==> job 4287 <==
Design axi_dma_controller, start of the top module:
module axi_dma_controller #(
    parameter int ADDR_WD = 32,
    parameter int DATA_WD = 32,
    parameter int CHANNEL_COUNT = 8,  
    parameter int MAX_BURST_LEN = 16,  
    localparam int STRB_WD = DATA_WD / 8
) (
    input wire                    clk,
    input wire                    rst,
    input wire                    cmd_valid,
    input wire [ADDR_WD-1:0]      cmd_src_addr,
    input wire [ADDR_WD-1:0]      cmd_dst_addr,
    input wire [1:0]              cmd_burst,
    input wire [ADDR_WD-1:0]      cmd_len,
    input wire [2:0]              cmd_size,
    output wire                   cmd_ready,
    output wire                   M_AXI_ARVALID,
    output wire [ADDR_WD-1:0]     M_AXI_ARADDR,
    output wire [7:0]             M_AXI_ARLEN,
    output wire [2:0]             M_AXI_ARSIZE,
    output wire [1:0]             M_AXI_ARBURST,
    input wire                    M_AXI_ARREADY,
    input wire                    M_AXI_RVALID,
    input wire [DATA_WD-1:0]      M_AXI_RDATA,
    input wire [1:0]              M_AXI_RRESP,
    input wire                    M_AXI_RLAST,
    output wire                   M_AXI_RREADY,
    output wire                   M_AXI_AWVALID,
    output wire [ADDR_WD-1:0]     M_AXI_AWADDR,
    output wire [7:0]             M_AXI_AWLEN,
    output wire [2:0]             M_AXI_AWSIZE,
    output wire [1:0]             M_AXI_AWBURST,
    input wire                    M_AXI_AWREADY,
    output wire                   M_AXI_WVALID,
    output wire [DATA_WD-1:0]     M_AXI_WDATA,
    output wire [STRB_WD-1:0]     M_AXI_WSTRB,
    output wire                   M_AXI_WLAST,
    input wire                    M_AXI_WREADY,
    input wire                    M_AXI_BVALID,
    input wire [1:0]              M_AXI_BRESP,
    output wire                   M_AXI_BREADY
);
make LEC_CHECK=0 ABC_AREA=1 CAP_MARGIN=35 CORE_MARGIN=4 CORE_UTILIZATION=31 CTS_CLUSTER_DIAMETER=227 GPL_ROUTABILITY_DRIVEN=0 GPL_TIMING_DRIVEN=0 PLACE_DENSITY=0.49 SETUP_SLACK_MARGIN=0.06 SLEW_MARGIN=20 finish   # period 12.0 ns
run.sh (not shown) runs the stock make flow with config.mk's settings and CLKGATE_MAP_FILE=.
==> job 4578: changes against job 4287 <==
ABC_AREA = default   (was 1)
CORE_MARGIN = 3   (was 4)
CORE_UTILIZATION = 28   (was 31)
CTS_CLUSTER_DIAMETER = 236   (was 227)
GPL_TIMING_DRIVEN = default   (was 0)
PLACE_DENSITY = default   (was 0.49)
PLACE_DENSITY_LB_ADDON = 0.24   (was default)
SETUP_SLACK_MARGIN = default   (was 0.06)
==> comparison table <==
                                                                                                  job 4578                job 4287
Die y size                                                                                          583 um                  560 um
Post-detailed-route wirelength per cell                                                            24.3 um                 22.8 um
Parity-gate share of the synthesized area counting xor and xnor cells                               0.0180                  0.0138
Number of logged tool warnings                                                                          50                      45
Post-placement setup slack                                                                         49.7 ps                 -749 ps
Number of global-route vias before repair                                                            58.3k                   70.5k
Met1 routing resource usage after global routing                                                     0.230                   0.284
Outcome                                                                           timing/DRC/antenna clean  timing/DRC/antenna clean
Via count of the routed design                                                                       58.1k                   72.9k
Share of Yosys cell area claimed by the top area cell type                                           0.523                   0.516
Startpoint of the lowest-slack hold path                               i_buf.i_cmd_buf.i_ram.doutb_int[15]  i_buf.i_cmd_buf.rempty
Cell count listed in synth_stat.txt                                                                   6355                    9482
PnR worst setup slack                                                                               541 ps                  588 ps
Longest individual stage delay on the worst path                                                    540 ps                  580 ps
Maximum number of pins on one net before global-route repair                                           161                      93
Detailed-routing wirelength on met1                                                                 129 mm                  146 mm
WP depth                                                                                                49                      41

========
==> job 4046: inputs <==
Starting RTL as in the previous note.
==> flow/config.mk <==
export PLATFORM = sky130hd
export DESIGN_NAME = axi_dma_controller
export DESIGN_NICKNAME = axi_dma_controller
export VERILOG_FILES = /design/flow/design.v
export SDC_FILE = /design/flow/constraint.sdc
export NUM_CORES = 4
export LEC_CHECK = 0
export ABC_AREA = 0
export CAP_MARGIN = 35
export CELL_PAD_IN_SITES_DETAIL_PLACEMENT = 0
export CELL_PAD_IN_SITES_GLOBAL_PLACEMENT = 1
export CORE_MARGIN = 2
export CORE_UTILIZATION = 71
export GPL_ROUTABILITY_DRIVEN = 1
export GPL_TIMING_DRIVEN = 1
export PLACE_DENSITY_LB_ADDON = 0.09
export SLEW_MARGIN = 20
export TNS_END_PERCENT = 45
==> flow/constraint.sdc <==
create_clock -name core_clock -period 12.1 [get_ports {clk}]
set_input_delay 2.4200 -clock core_clock [delete_from_list [all_inputs] [get_ports {clk}]]
set_output_delay 2.4200 -clock core_clock [all_outputs]
set_load 0.01 [all_outputs]
==> inputs of job 1897, as changes to job 4046 <==
ABC_AREA = 1   (was 0)
CELL_PAD_IN_SITES_DETAIL_PLACEMENT = default   (was 0)
CELL_PAD_IN_SITES_GLOBAL_PLACEMENT = default   (was 1)
CORE_MARGIN = 4   (was 2)
CORE_UTILIZATION = 31   (was 71)
CTS_CLUSTER_DIAMETER = 227   (was default)
GPL_ROUTABILITY_DRIVEN = 0   (was 1)
PLACE_DENSITY_LB_ADDON = 0.04   (was 0.09)
TNS_END_PERCENT = default   (was 45)
==> flow/constraint.sdc (replaced) <==
create_clock -name core_clock -period 12.0 [get_ports {clk}]
set_input_delay 2.4000 -clock core_clock [delete_from_list [all_inputs] [get_ports {clk}]]
set_output_delay 2.4000 -clock core_clock [all_outputs]
set_load 0.01 [all_outputs]
==> inputs of job 8915, as changes to job 4046 <==
ABC_AREA = default   (was 0)
CAP_MARGIN = 20   (was 35)
CELL_PAD_IN_SITES_DETAIL_PLACEMENT = default   (was 0)
CELL_PAD_IN_SITES_GLOBAL_PLACEMENT = default   (was 1)
CORE_UTILIZATION = 14   (was 71)
GPL_ROUTABILITY_DRIVEN = default   (was 1)
GPL_TIMING_DRIVEN = default   (was 1)
PLACE_DENSITY_LB_ADDON = default   (was 0.09)
TNS_END_PERCENT = default   (was 45)
==> flow/constraint.sdc (replaced) <==
create_clock -name core_clock -period 12.5 [get_ports {clk}]
set_input_delay 2.5000 -clock core_clock [delete_from_list [all_inputs] [get_ports {clk}]]
set_output_delay 2.5000 -clock core_clock [all_outputs]
set_load 0.01 [all_outputs]
==> inputs of job 835, as changes to job 4046 <==
ABC_AREA = 1   (was 0)
CAP_MARGIN = 20   (was 35)
CELL_PAD_IN_SITES_DETAIL_PLACEMENT = default   (was 0)
CELL_PAD_IN_SITES_GLOBAL_PLACEMENT = default   (was 1)
CORE_UTILIZATION = 68   (was 71)
CTS_CLUSTER_SIZE = 15   (was default)
GPL_ROUTABILITY_DRIVEN = default   (was 1)
GPL_TIMING_DRIVEN = default   (was 1)
HOLD_SLACK_MARGIN = 0.28   (was default)
PLACE_DENSITY_LB_ADDON = default   (was 0.09)
TNS_END_PERCENT = default   (was 45)
==> flow/constraint.sdc (replaced) <==
create_clock -name core_clock -period 6.48 [get_ports {clk}]
set_input_delay 1.2960 -clock core_clock [delete_from_list [all_inputs] [get_ports {clk}]]
set_output_delay 1.2960 -clock core_clock [all_outputs]
set_load 0.01 [all_outputs]
==> deck_impl_summary.md <==
Run Summary

Clock network
  – Num CTS Buffers: 191

Run status
  – Run status: stopped before the end
  – Fail Step: global routing
  – Error msg: [ERROR GRT-0232] Routing congestion too high. Check the congestion heatmap in the GUI.

GRT
  – Remaining global-route overflow: 20
  – GR Layer Usage met1: 65.97%

Floorplanning
  – Core Rows: 132
  – Chip Width: between 300 and 400 microns

Yosys
  – Top logic family: multiplexers
[end of results for job 4046]
==> deck_impl_summary.md <==
Implementation Results

STA
  – Setup TNS: -397.66 ns
  – Final setup fails: 243
  – Setup WS post-layout: -2.699 ns

Run status
  – Run status: complete, but fails checks
  – Layout Check Failures: negative setup slack

Yosys
  – Compound Share, Synth: 11.32%
  – Top logic family: simple AND/OR/NAND/NOR gates

Clock network
  – Num CTS Buffers: between 150 and 200

GRT
  – GR Layer Usage met1: a little under three fifths
  – Remaining global-route overflow: 0

Floorplanning
  – Core Rows: 136

Worst hold path
  – Worst hold path depth: 2
[end of results for job 835]
==> deck_impl_summary.md <==
Implementation Results

Run status
  – Run status: finished clean

Yosys
  – Synth warnings: 7
  – Top logic family: simple AND/OR/NAND/NOR gates

Critical path
  – Reg2reg path depth: 53
  – CP peak stage delay: ~0.57 ns

Floorplanning
  – Core Rows: around 200
  – Chip Width: around 560 microns

Clock network
  – Num CTS Buffers: 234

GRT
  – GR Layer Usage met1: between 20% and 30%
  – Remaining global-route overflow: 0

Worst hold path
  – Worst Hold Endpoint: i_wr.i_req_gen.wr_req_valid
[end of results for job 1897]
==> deck_impl_summary.md <==
Implementation Results

Run status
  – Run status: finished clean

Critical path
  – CP delay by family, top: AND-OR/OR-AND gates
  – Crit Reg-Reg Endpoint: i_buf.i_cmd_buf.i_ram.doutb_int[9]
  – WP depth: 38

GRT
  – GR Layer Usage met1: about 10%

Cells and area
  – Top cell category: sequential cells

STA
  – Min Tclk post-route: approximately 12 ns

Yosys
  – Synthesized registers: 1,989
  – Top logic family: multiplexers

Floorplanning
  – Chip Width: 819.9 microns
  – I/O pin total: 279
  – Core Rows: 299

Routing
  – DR WL/cell: 18.38 microns

Clock network
  – Num CTS Buffers: 198
[end of results for job 8915]

========
==> inputs of try-violet <==
axi_dma_controller again, from the RTL that the note above started with.
export LEC_CHECK = 0
export CAP_MARGIN = 0
export CORE_ASPECT_RATIO = 0.71
export CORE_MARGIN = 2
export CORE_UTILIZATION = 72
export CTS_CLUSTER_DIAMETER = 363
export CTS_CLUSTER_SIZE = 47
export GPL_ROUTABILITY_DRIVEN = 1
export GPL_TIMING_DRIVEN = 1
export MAX_ROUTING_LAYER = met5
export PLACE_DENSITY_LB_ADDON = 0.0
export SETUP_SLACK_MARGIN = 1.16
export SLEW_MARGIN = 20
export TNS_END_PERCENT = 100
create_clock -name core_clock -period 3.92 [get_ports {clk}]
==> try-juniper (differences from try-violet) <==
==> flow/config.mk (replaced) <==
export PLATFORM = sky130hd
export DESIGN_NAME = axi_dma_controller
export DESIGN_NICKNAME = axi_dma_controller
export VERILOG_FILES = /design/flow/design.v
export SDC_FILE = /design/flow/constraint.sdc
export NUM_CORES = 4
export LEC_CHECK = 0
export CAP_MARGIN = 20
export CORE_MARGIN = 2
export CORE_UTILIZATION = 58
export SLEW_MARGIN = 20
==> flow/constraint.sdc (replaced) <==
create_clock -name core_clock -period 6.48 [get_ports {clk}]
set_input_delay 1.2960 -clock core_clock [delete_from_list [all_inputs] [get_ports {clk}]]
set_output_delay 1.2960 -clock core_clock [all_outputs]
set_load 0.01 [all_outputs]
==> try-cedar (differences from try-violet) <==
==> flow/config.mk (replaced) <==
export PLATFORM = sky130hd
export DESIGN_NAME = axi_dma_controller
export DESIGN_NICKNAME = axi_dma_controller
export VERILOG_FILES = /design/flow/design.v
export SDC_FILE = /design/flow/constraint.sdc
export NUM_CORES = 4
export LEC_CHECK = 0
export CAP_MARGIN = 20
export CORE_ASPECT_RATIO = 0.71
export CORE_MARGIN = 2
export CORE_UTILIZATION = 66
export CTS_CLUSTER_SIZE = 47
export GPL_ROUTABILITY_DRIVEN = 1
export GPL_TIMING_DRIVEN = 1
export MAX_ROUTING_LAYER = met5
export PLACE_DENSITY = 0.41
export SETUP_SLACK_MARGIN = 1.08
export SLEW_MARGIN = 10
export TNS_END_PERCENT = 5
==> flow/constraint.sdc (replaced) <==
create_clock -name core_clock -period 4.13 [get_ports {clk}]
set_input_delay 0.8260 -clock core_clock [delete_from_list [all_inputs] [get_ports {clk}]]
set_output_delay 0.8260 -clock core_clock [all_outputs]
set_load 0.01 [all_outputs]
==> try-quartz (differences from try-violet) <==
==> flow/config.mk (replaced) <==
export PLATFORM = sky130hd
export DESIGN_NAME = axi_dma_controller
export DESIGN_NICKNAME = axi_dma_controller
export VERILOG_FILES = /design/flow/design.v
export SDC_FILE = /design/flow/constraint.sdc
export NUM_CORES = 4
export LEC_CHECK = 0
export CAP_MARGIN = 20
export CORE_ASPECT_RATIO = 0.71
export CORE_MARGIN = 2
export CORE_UTILIZATION = 70
export CTS_CLUSTER_SIZE = 47
export GPL_ROUTABILITY_DRIVEN = 1
export GPL_TIMING_DRIVEN = 1
export MAX_ROUTING_LAYER = met5
export PLACE_DENSITY_LB_ADDON = 0.0
export SETUP_SLACK_MARGIN = 0.74
export SLEW_MARGIN = 10
export TNS_END_PERCENT = 5
==> flow/constraint.sdc (replaced) <==
create_clock -name core_clock -period 2.58 [get_ports {clk}]
set_input_delay 0.5160 -clock core_clock [delete_from_list [all_inputs] [get_ports {clk}]]
set_output_delay 0.5160 -clock core_clock [all_outputs]
set_load 0.01 [all_outputs]
==> flow_summary.ini <==
; yosys + openroad results
[sta]
finalSetupViolCount = 243
fin_ws_ps = -3570

[floorplan]
rows = 147

[global_routing]
gr-usage-met2_pct = 50.4

[run_status]
status = finished with violations
check.faults = setup timing

[clock_network]
postCtsSetupRepairBufs = 159

[placement]
place_area_mm2 = 0.106
place_ws_ps = -3800
place.gp.congestion = 0.911
# the run above: try-juniper

==> flow_summary.ini <==
; flow metrics
[placement]
dp.cells = 9359
place_area_mm2 = 0.110
place.gp.congestion = 0.961
place_ws_ps = -7180

[floorplan]
rows = 112
dieArea_mm2 = 0.136

[synth]
synth_cell_types = 109
ys_area_mm2 = 0.0932
synth_warnings = 7
topCellsByArea = edfxtp_1 (52%), mux4_2 (8.3%), dfrtp_1 (6.9%), mux2_2 (3.5%), ha_1 (3.3%)
ff_type = edfxtp_1

[clock_network]
postCtsSetupRepairBufs = 98
h-tree-depth = 4

[global_routing]
gr-usage-met2_pct = 86.5
met1_usage_pct = 73.6

[run_status]
status = aborted with a tool error
error_line = [ERROR GRT-0116] Global routing finished with congestion. Check the congestion regions in the DRC Viewer.
stop_stage = 5_1_grt
# the run above: try-quartz

==> flow_summary.ini <==
; yosys + openroad results
[global_routing]
gr-usage-met2_pct = 64.8

[critical_path]
slowest_stage = or4_4
r2r_slack_ps = -5700

[final_layout]
buffers = 1538
area_growth_pct = 25.9

[run_status]
check.faults = setup timing
status = finished with violations

[floorplan]
rows = 116

[sta]
fin_ws_ps = -5700
finalSetupViolCount = 243

[synth]
ys_sh_simple_pct = 5.94

[job]
max_cap_viol_count = 0

[clock_network]
postCtsSetupRepairBufs = 56
h-tree-depth = 4

[placement]
place_area_mm2 = 0.108
place.gp.congestion = 0.945
place_ws_ps = -5980

[drt]
wl_um = 317000
# the run above: try-cedar

==> flow_summary.ini <==
; flow metrics
[clock_network]
cts_buffer_depth = 3

[run_status]
stop_stage = 5_1_grt
error_line = [ERROR GRT-0232] Routing congestion too high. Check the congestion heatmap in the GUI.
status = aborted with a tool error

[placement]
place.gp.congestion = 0.969
dp.cells = 9133
place_area_mm2 = 0.108
place_ws_ps = -5920
dp_hpwl_um = 211000

[synth]
avgSynthCellArea_um2 = 14.7
ys_cells = 6355
synth_cell_types = 109

[global_routing]
gr-usage-met2_pct = 83.5

[floorplan]
rows = 111
# the run above: try-violet


========
==> inputs of run M <==
axi_dma_controller again, from the RTL that the note above started with.
Settings: LEC_CHECK=0, CAP_MARGIN=20, CELL_PAD_IN_SITES_DETAIL_PLACEMENT=0, CELL_PAD_IN_SITES_GLOBAL_PLACEMENT=2, CORE_ASPECT_RATIO=1.17, CORE_MARGIN=9, CORE_UTILIZATION=28, CTS_CLUSTER_DIAMETER=334, CTS_CLUSTER_SIZE=15, GPL_ROUTABILITY_DRIVEN=0, GPL_TIMING_DRIVEN=1, HOLD_SLACK_MARGIN=0.11, MAX_ROUTING_LAYER=met5, PLACE_DENSITY=0.41, SETUP_SLACK_MARGIN=1.08, SLEW_MARGIN=25; clock period 6.42 ns.
==> run P: changes against run M <==
==> flow/config.mk (replaced) <==
export PLATFORM = sky130hd
export DESIGN_NAME = axi_dma_controller
export DESIGN_NICKNAME = axi_dma_controller
export VERILOG_FILES = /design/flow/design.v
export SDC_FILE = /design/flow/constraint.sdc
export NUM_CORES = 4
export LEC_CHECK = 0
export CAP_MARGIN = 20
export CORE_MARGIN = 2
export CORE_UTILIZATION = 61
export CTS_CLUSTER_SIZE = 37
export SETUP_SLACK_MARGIN = 1.83
export SLEW_MARGIN = 20
==> flow/constraint.sdc (replaced) <==
create_clock -name core_clock -period 6.48 [get_ports {clk}]
set_input_delay 1.2960 -clock core_clock [delete_from_list [all_inputs] [get_ports {clk}]]
set_output_delay 1.2960 -clock core_clock [all_outputs]
set_load 0.01 [all_outputs]
==> summary of the runs <==
Of run P and run M, run M has the higher cell area (gap about 2.4%, measured against run M).
Against run P, the hold slack of run M is worse by 21 ps.
In run M the via count is lower than in run P, by about 4.6%.
Sequential cell count is the same in run M and run P.
Run P produced a layout that fails on setup timing. Run M completed and failed the layout checks on setup timing.
==> figures <==
quantity                                                                                                  run P                     run M
Outcome                                                                                finished with violations  finished with violations
Violated checks                                                                                    setup timing              setup timing
Via count of the first global-routing pass                                                               62,541                    63,074
Post-place instance area                                                                           105,800 um^2              110,600 um^2
Critical Path AT                                                                                        8680 ps                   8800 ps
Clock-pin slew reported for the worst setup and hold paths after clock tree synthesis                     60 ps                    110 ps
Number of iterations in the first detailed-routing pass                                                      11                         9
Average routed wire per standard cell                                                                  28.50 um                  28.98 um
Pin count of the biggest net entering global routing                                                        183                       104
Met3 layer usage reported by global route                                                                6.334%                    2.155%
HPWL after detailed placement                                                                        165,000 um                229,300 um
Critical path fanouts, max                                                                                    8                         4
Signal buffers                                                                                            1,386                     1,619
Final area over synthesized area                                                                        1.2663x                   1.2971x
Met2 wirelength from detailed routing                                                                131,700 um                178,900 um
Biggest cell delay along the critical path                                                               520 ps                    420 ps
Tap cell count                                                                                            2,030                     4,370
Met3 wire length                                                                                      27,990 um                 12,250 um
